## ifft_top
module ifft_top 
     (
         input   wire           clk           ,                 
         input   wire           rst           ,                 
		 input   wire           ifft_enable   ,                 
		 input   wire  [15:0]   in_0_real     ,                 
         input   wire  [15:0]   in_1_real     ,                 
         input   wire  [15:0]   in_2_real     ,                 
         input   wire  [15:0]   in_3_real     ,                 
         input   wire  [15:0]   in_4_real     ,                 
         input   wire  [15:0]   in_5_real     ,                 
         input   wire  [15:0]   in_6_real     ,                 
         input   wire  [15:0]   in_7_real     ,                 
         input   wire  [15:0]   in_8_real     ,                 
         input   wire  [15:0]   in_9_real     ,                 
         input   wire  [15:0]   in_10_real    ,                 
         input   wire  [15:0]   in_11_real    ,                 
		 input   wire  [15:0]   in_0_imag     ,                 
         input   wire  [15:0]   in_1_imag     ,                 
         input   wire  [15:0]   in_2_imag     ,                 
         input   wire  [15:0]   in_3_imag     ,                 
         input   wire  [15:0]   in_4_imag     ,                 
         input   wire  [15:0]   in_5_imag     ,                 
         input   wire  [15:0]   in_6_imag     ,                 
         input   wire  [15:0]   in_7_imag     ,                 
         input   wire  [15:0]   in_8_imag     ,                 
         input   wire  [15:0]   in_9_imag     ,                 
         input   wire  [15:0]   in_10_imag    ,                 
         input   wire  [15:0]   in_11_imag    ,                 
		 output  wire  [15:0]   ifft_out_real ,                 
		 output  wire  [15:0]   ifft_out_imag ,                 
		 output  wire           finish                          
     );
Size: ~7700 cells after synthesis, ~1200 flip-flops, ~420 I/O pins, roughly 81000 µm² of cells after synthesis.
clock: 12.9 ns
lec_check: 0
cap_margin: 20
cell_pad_in_sites_global_placement: 1
core_aspect_ratio: 1.12
core_margin: 2
core_utilization: 47
cts_cluster_size: 61
gpl_routability_driven: 0
gpl_timing_driven: 1
max_routing_layer: met5
min_routing_layer: met1
place_density: 0.42
setup_slack_margin: 2.65
slew_margin: 15
tns_end_percent: 100
run.sh (not shown) runs the stock make flow with config.mk's settings and CLKGATE_MAP_FILE=.
The baseline completed, yet does not pass: negative setup slack.
Change:
- CORE_UTILIZATION: 47 -> 60
- CTS_CLUSTER_SIZE: 61 -> 65
- GPL_TIMING_DRIVEN: 1 -> 0
- PLACE_DENSITY: 0.42 -> unset
What happened: The changed run finished but fails on negative setup slack; critical path depth goes up by 4; clock power decreases slightly; final area went down slightly; via count climbs by a few percent; worst setup slack degrades by 0.64 ns; global-route usage rose by 11 points; wire length increases by a few percent.
Change:
- CELL_PAD_IN_SITES_GLOBAL_PLACEMENT: 1 -> unset
- CORE_ASPECT_RATIO: 1.12 -> unset
- CORE_UTILIZATION: 60 -> 9
- CTS_CLUSTER_SIZE: 65 -> unset
- GPL_ROUTABILITY_DRIVEN: 0 -> unset
- GPL_TIMING_DRIVEN: 0 -> unset
- MAX_ROUTING_LAYER: met5 -> unset
- MIN_ROUTING_LAYER: met1 -> unset
- SETUP_SLACK_MARGIN: 2.65 -> unset
- SLEW_MARGIN: 15 -> 20
- TNS_END_PERCENT: 100 -> unset
- clock period: 12.9 -> 16.3 ns (I/O delays scaled with it)
Now the flow ran to the end with no violations.
Area after synthesis stays the same.
Clock-buffer cell count shrinks by 12.
Clock power goes down by 17%.
Via count drops by 9.1%.
Hold slack gets worse by 0.068 ns.
Clock skew is higher by 0.015 ns.
Worst setup slack improved by 1.4 ns.
Global-route usage shrinks by 36 points.
Total power drops by 19%.
Sequential power goes down by 21%.
Routed wire length decreases by 2.7%.
Change:
- CORE_UTILIZATION: 9 -> 52
- CTS_CLUSTER_DIAMETER: unset -> 398
- clock period: 16.3 -> 13.0 ns (I/O delays scaled with it)
=>
- This time the run finished with negative setup slack left
- synthesized cell count does not change
- sequential power grows by a quarter to a third
- power grows by a quarter to a third
- register-to-register slack is worse by 4.1 ns

run 1:
ifft_top again, from the RTL that the note above started with.
==> flow/design.v (excerpt) <==
module ifft_top 
     (
         input   wire           clk           ,                 
         input   wire           rst           ,                 
		 input   wire           ifft_enable   ,                 
		 input   wire  [15:0]   in_0_real     ,                 
         input   wire  [15:0]   in_1_real     ,                 
         input   wire  [15:0]   in_2_real     ,                 
         input   wire  [15:0]   in_3_real     ,                 
         input   wire  [15:0]   in_4_real     ,                 
         input   wire  [15:0]   in_5_real     ,                 
         input   wire  [15:0]   in_6_real     ,                 
         input   wire  [15:0]   in_7_real     ,                 
         input   wire  [15:0]   in_8_real     ,                 
         input   wire  [15:0]   in_9_real     ,                 
         input   wire  [15:0]   in_10_real    ,                 
         input   wire  [15:0]   in_11_real    ,                 
		 input   wire  [15:0]   in_0_imag     ,                 
         input   wire  [15:0]   in_1_imag     ,                 
         input   wire  [15:0]   in_2_imag     ,                 
         input   wire  [15:0]   in_3_imag     ,                 
         input   wire  [15:0]   in_4_imag     ,                 
         input   wire  [15:0]   in_5_imag     ,                 
         input   wire  [15:0]   in_6_imag     ,                 
         input   wire  [15:0]   in_7_imag     ,                 
         input   wire  [15:0]   in_8_imag     ,                 
         input   wire  [15:0]   in_9_imag     ,                 
         input   wire  [15:0]   in_10_imag    ,                 
         input   wire  [15:0]   in_11_imag    ,                 
		 output  wire  [15:0]   ifft_out_real ,                 
		 output  wire  [15:0]   ifft_out_imag ,                 
		 output  wire           finish                          
     );
clock: 7.79 ns
lec_check: 0
abc_area: 1
cap_margin: 20
core_margin: 5
core_utilization: 40
cts_cluster_size: 49
gpl_timing_driven: 0
hold_slack_margin: 0.04
min_routing_layer: met1
place_density_lb_addon: 0.28
setup_slack_margin: 1.71
slew_margin: 20
tns_end_percent: 80
Finished, but not clean: run 1, with setup timing.
[inputs] run 2 vs run 1
==> flow/config.mk <==
export PLATFORM = sky130hd
export DESIGN_NAME = ifft_top
export DESIGN_NICKNAME = ifft_top
export VERILOG_FILES = /design/flow/design.v
export SDC_FILE = /design/flow/constraint.sdc
export NUM_CORES = 4
export LEC_CHECK = 0
export CAP_MARGIN = 20
export CORE_MARGIN = 2
export CORE_UTILIZATION = 68
export SLEW_MARGIN = 20
==> flow/constraint.sdc <==
create_clock -name core_clock -period 9.08 [get_ports {clk}]
set_input_delay 1.8160 -clock core_clock [delete_from_list [all_inputs] [get_ports {clk}]]
set_output_delay 1.8160 -clock core_clock [all_outputs]
set_load 0.01 [all_outputs]
[summary]
| run 2 | all stages done | FAIL | setup timing |
[flow] run 1 | stages: complete | final checks: fail | reason: setup timing
Re combinational power: run 2 and run 1 aren't equal, and the lower value belongs to run 2.
NOTE: global-route usage in run 2 exceeds that of run 1
A beginning of the critical path of control_unit.current_state[1] is what run 2 shows, while control_unit.current_state[0] belongs to run 1.
Run 2 against run 1: latest clock arrival within the worst-skew pair picked up an extra 0.02 ns; flop share of the area went up.
The following lists how run 3 was set up differently from run 2:
diff --git a/flow/config.mk b/flow/config.mk
--- a/flow/config.mk
+++ b/flow/config.mk
@@ -9,3 +9,4 @@
 export CORE_MARGIN = 2
-export CORE_UTILIZATION = 68
+export CORE_UTILIZATION = 58
+export SETUP_SLACK_MARGIN = 2.37
 export SLEW_MARGIN = 20
==> flow/constraint.sdc <==
create_clock -name core_clock -period 8.15 [get_ports {clk}]
set_input_delay 1.6300 -clock core_clock [delete_from_list [all_inputs] [get_ports {clk}]]
set_output_delay 1.6300 -clock core_clock [all_outputs]
set_load 0.01 [all_outputs]
Results
Run 2 finished every stage; the final checks, however, were not passed, the failures being setup timing. Complete run, failing final checks: run 3, reason setup timing. Comparing routed length per placed instance for run 2 and run 3, the smaller number came from run 3. Looking at capture point of the worst path, the ifft_out_imag[15] result is from run 3; the ifft_out_imag[14] one comes from run 2. Changes observed in run 3 relative to run 2: global-route usage shrank by 8.4 points, met2 track utilization from global routing saw a decrease. | antenna diode count | higher: run 2 |. Relative to run 2, first-pass GRT wire length decreased by about 4.5% in run 3. Run 3 ended up with a lower total wire length after detailed routing than run 2 did. As of run 3, final instance area had risen slightly compared to run 2.
No activity file was given, so power comes from the tool's default toggle rates.
